== v11 ==
## design_5
module design_5 #(parameter width = 8, parameter cwidth =4)(
  input [width-1:0] OPA, OPB,
  input CLK, RST, CE, MODE, CIN,
  input [1:0] INP_VALID,
  input [cwidth-1:0] CMD,
  output reg [2*width:0] RES,
  output reg OFLOW,
  output reg COUT,
  output reg G,
  output reg L,
  output reg E,
  output reg ERR
);
reg [2*width:0] temp;
reg [2*width:0] next_RES;
reg next_COUT, next_OFLOW, next_G, next_L, next_E, next_ERR;
localparam CMD_ADD = 4'b0000;
localparam CMD_SUB = 4'b0001;
localparam CMD_ADD_CIN = 4'b0010;
localparam CMD_SUB_CIN = 4'b0011;
localparam CMD_EGL = 4'b1000;
localparam CMD_INC_MUL = 4'b1001;
localparam CMD_SHIFT_MUL = 4'b1010;
localparam CMD_SI_UNSI_ADD = 4'b1011;
localparam CMD_SI_UNSI_SUB = 4'b1100;
localparam CMD_INC_A = 4'b0100;
localparam CMD_DEC_A = 4'b0101;
localparam CMD_INC_B = 4'b0110;
localparam CMD_DEC_B = 4'b0111;
localparam CMD_AND = 4'b0000;
localparam CMD_NAND = 4'b0001;
localparam CMD_OR = 4'b0010;
localparam CMD_NOR = 4'b0011;
localparam CMD_XOR = 4'b0100;
localparam CMD_XNOR = 4'b0101;
localparam CMD_ROL_A_B = 4'b1100;
localparam CMD_ROR_A_B = 4'b1101;
localparam CMD_NOT_A = 4'b0110;
localparam CMD_SHR1_A = 4'b1000;
localparam CMD_SHLI_A = 4'b1001;
localparam CMD_NOT_B = 4'b0111;
localparam CMD_SHR1_B = 4'b1010;
localparam CMD_SHL1_B = 4'b1011;
wire [2:0] amount;
assign amount = OPB[2:0];
always@(posedge CLK or posedge RST)
begin
    if(RST)begin
        next_RES <= 'b0;
        next_COUT <= 1'b0;
        next_OFLOW <= 1'b0;
        next_G <= 1'b0;
        next_E <= 1'b0;
        next_L <= 1'b0;
        next_ERR <= 1'b0;
    end
    else if(CE)
    begin
        if(INP_VALID == 2'b00)
        begin
            next_RES <= 'b0;
            next_COUT <= 1'b0;
            next_OFLOW <= 1'b0;
            next_G <= 1'b0;
            next_E <= 1'b0;
  ...
Size in the first run: roughly 1400 cells after synthesis, about 50 I/O pins, about 11000 µm² of cells after synthesis.
clock: 5.78 ns
lec_check: 0
cap_margin: 20
cell_pad_in_sites_detail_placement: 0
core_margin: 2
core_utilization: 64
gpl_routability_driven: 1
gpl_timing_driven: 1
hold_slack_margin: -0.08
max_routing_layer: met5
setup_slack_margin: -0.34
slew_margin: 40
tns_end_percent: 5
run.sh (not shown) runs the stock make flow with config.mk's settings and CLKGATE_MAP_FILE=.
Completing all stages was not enough for v11: its layout failed the final checks because of setup timing.
[inputs] v48 vs v11
- swapping 1 for 0 in GPL_ROUTABILITY_DRIVEN
- swapping -0.34 for -0.55 in SETUP_SLACK_MARGIN
- putting CTS_CLUSTER_DIAMETER at 234 where nothing was set
- putting ABC_AREA at 1 where nothing was set
- swapping 5 for 80 in TNS_END_PERCENT
- swapping 64 for 68 in CORE_UTILIZATION
- putting CORE_ASPECT_RATIO at 0.97 where nothing was set
- swapping 5.78 for 8.58 in the clock period (ns, I/O delays scaled along)
Notes after the runs:
Looking at total of plain and repair buffers excluding clock buffers, v48 sits below v11.
Fraction of standard cell area in multi-input logic was higher in the run labelled v48.
Clock skew: v11 vs v48 — no meaningful difference
In v48, the setup slack came out 1.48 ns above the value in v11.
The run showing the greater post-route fraction of the period consumed by the critical path is v11.
v48 closes out successfully: all stages finished, all timing, DRC and antenna checks passed.
Relative to v11, the critical path depth of v48 is higher by 7.
Vias: v48 above v11
In the metrics for v11 and v48, the one carrying the higher register share of the cell area is v48.
v48: count of unique library cells instantiated by Yosys lower than v11
Total power per unit cell area down about 50% in v48 wrt v11
The higher clock network power came out of v11.
### v48 -> v3
- changing TNS_END_PERCENT from 80 to 40
- removing CTS_CLUSTER_DIAMETER (formerly 234)
- changing MAX_ROUTING_LAYER from met5 to met4
- changing CORE_UTILIZATION from 68 to 17
- setting MIN_ROUTING_LAYER to met2 for the first time
- removing ABC_AREA (formerly 1)
- changing GPL_TIMING_DRIVEN from 1 to 0
- setting PLACE_DENSITY to 0.37 for the first time
- changing CORE_ASPECT_RATIO from 0.97 to 1.03
- changing the clock period (ns, I/O delays scaled along) from 8.58 to 8.75
Results
- Every stage of v3 finished as expected; the final checks, on the other hand, flagged setup timing, which means the layout fails.
- v48 fits on a die that is smaller than the die of v3.
- Looking only at adder and majority gate portion of the synthesized area, and setting everything else aside, the lower value of v48 and v3 goes to v3.
- Diff v48 -> v3: wire length higher; final cycle utilization of the critical path higher; total power shows an increase of about 22%; non-clock buffer count rose by about 80%; die width increased by 93% relative to the old numbers.
- Of v48 and v3, the run reporting the lower number of fillers in the final layout was v48.

---

## zinc
design_5 again, from the RTL that the note above started with.
Settings: LEC_CHECK=0, CAP_MARGIN=15, CELL_PAD_IN_SITES_GLOBAL_PLACEMENT=3, CORE_MARGIN=2, CORE_UTILIZATION=17, GPL_ROUTABILITY_DRIVEN=0, GPL_TIMING_DRIVEN=0, HOLD_SLACK_MARGIN=0.16, MIN_ROUTING_LAYER=met2, SLEW_MARGIN=20, TNS_END_PERCENT=40; clock period 8.0 ns.
#### Input delta (sierra over zinc)
- GPL_TIMING_DRIVEN removed (was 0)
- HOLD_SLACK_MARGIN removed (was 0.16)
- CAP_MARGIN changed from 15 to 20
- GPL_ROUTABILITY_DRIVEN removed (was 0)
- TNS_END_PERCENT removed (was 40)
- CELL_PAD_IN_SITES_GLOBAL_PLACEMENT removed (was 3)
- CORE_UTILIZATION changed from 17 to 64
- MIN_ROUTING_LAYER removed (was met2)
- the clock period (ns, I/O delays scaled along) changed from 8.0 to 6.3
## What came out
Status | zinc and sierra | clean except sierra
Looking at peak fanout along the critical path, sierra sits 4 above zinc.
Higher cell internal power dissipation was reported by sierra, not zinc.
Termination of the worst setup path = next_RES[14]: sierra; termination of the worst setup path = next_RES[16]: zinc
sierra vs zinc: die boundary height down in sierra
On proportion of power drawn by the clock network, zinc and sierra are neck and neck.
Compared with zinc, in sierra non-clock buffer count higher; hold slack picked up an extra 0.011 ns; via count fell about 16%; final standard cell utilization of the core went up.
Number of distinct library cell variants in the gate-level netlist after synthesis came out exactly the same in zinc and sierra.
On sierra: largest net degree at the start of global routing is 68% higher than what zinc gave.
Looking at zinc and sierra, the worst-skew pair later-pin latency is a wash.
## Diff of input files: onyx against sierra
- changing CORE_UTILIZATION from 64 to 40
- changing the clock period (ns, I/O delays scaled along) from 6.3 to 7.57
==> results <==
- Overall die height: lower on sierra
- In the tables for onyx and sierra, met3 routed wirelength reads lower with onyx.
- onyx ended with less clock transition time at the flip-flop clock pins of the worst setup and hold paths than sierra.
- onyx has completed all stages; timing, DRC and antenna checks passed.
Setup changes, onyx to yarrow
- changing CORE_UTILIZATION from 40 to 70
- setting HOLD_SLACK_MARGIN to -0.09 for the first time
- setting CTS_CLUSTER_SIZE to 39 for the first time
- setting PLACE_DENSITY to 0.76 for the first time
- changing the clock period (ns, I/O delays scaled along) from 7.57 to 5.97
yarrow: aborted in global routing (tool error)
yarrow -> onyx: number of buffers inserted by port buffering delta 0, exact match
Changes observed in yarrow relative to onyx: number of placed cells counting well taps shrank by about 1.7%, cell area after placement grew by about 7%, core utilization before placement grew by 31 points.
The higher placement row count of yarrow and onyx is in onyx.
From onyx to yarrow the numbers moved as follows: floorplan die width now sits lower, worst setup slack before clock tree synthesis now sits lower.
The die used by yarrow is smaller than the one used by onyx.
From onyx to yarrow, cts-stage hold buffer count did not move at all.
Area inside the core boundary in yarrow is 0.012 sq mm below onyx.
Inputs modified between yarrow and raven:
- CTS_CLUSTER_SIZE no longer set, was 39
- CORE_UTILIZATION now 66, was 70
- PLACE_DENSITY no longer set, was 0.76
yarrow → raven: detailed-placement wirelength estimate increased about 0.4%, area of the mapped netlist roughly the same, initial standard-cell utilization of the core lower, post-synth net total did not really move.
Reported for raven and yarrow, post-synthesis sequential element count turned out identical to the last digit.
STATUS setup slack after placement: raven loses against yarrow
STATUS run=raven STAGES=ALL_DONE FINAL_CHECKS=FAILED CAUSE=capacitance limit, slew limit, setup timing
Input changes introduced in ember (baseline for comparison: raven):
- HOLD_SLACK_MARGIN: -0.09 -> unset
- CORE_UTILIZATION: 66 -> 56
- the clock period (ns, I/O delays scaled along): 5.97 -> 7.57
## What came out
- Per the final summary, ember finished and its layout is clean on timing, DRC and antenna.
- Side by side, number of buffer and inverter instances along the worst setup path turned out lower in ember than in raven.
- On ember: final area is 0.0018 sq mm lower than what raven gave.
- As of ember, routed wire length had fallen by more than 10% compared to raven.
Power figures rest on the tool's default switching activity, not on a simulated workload.
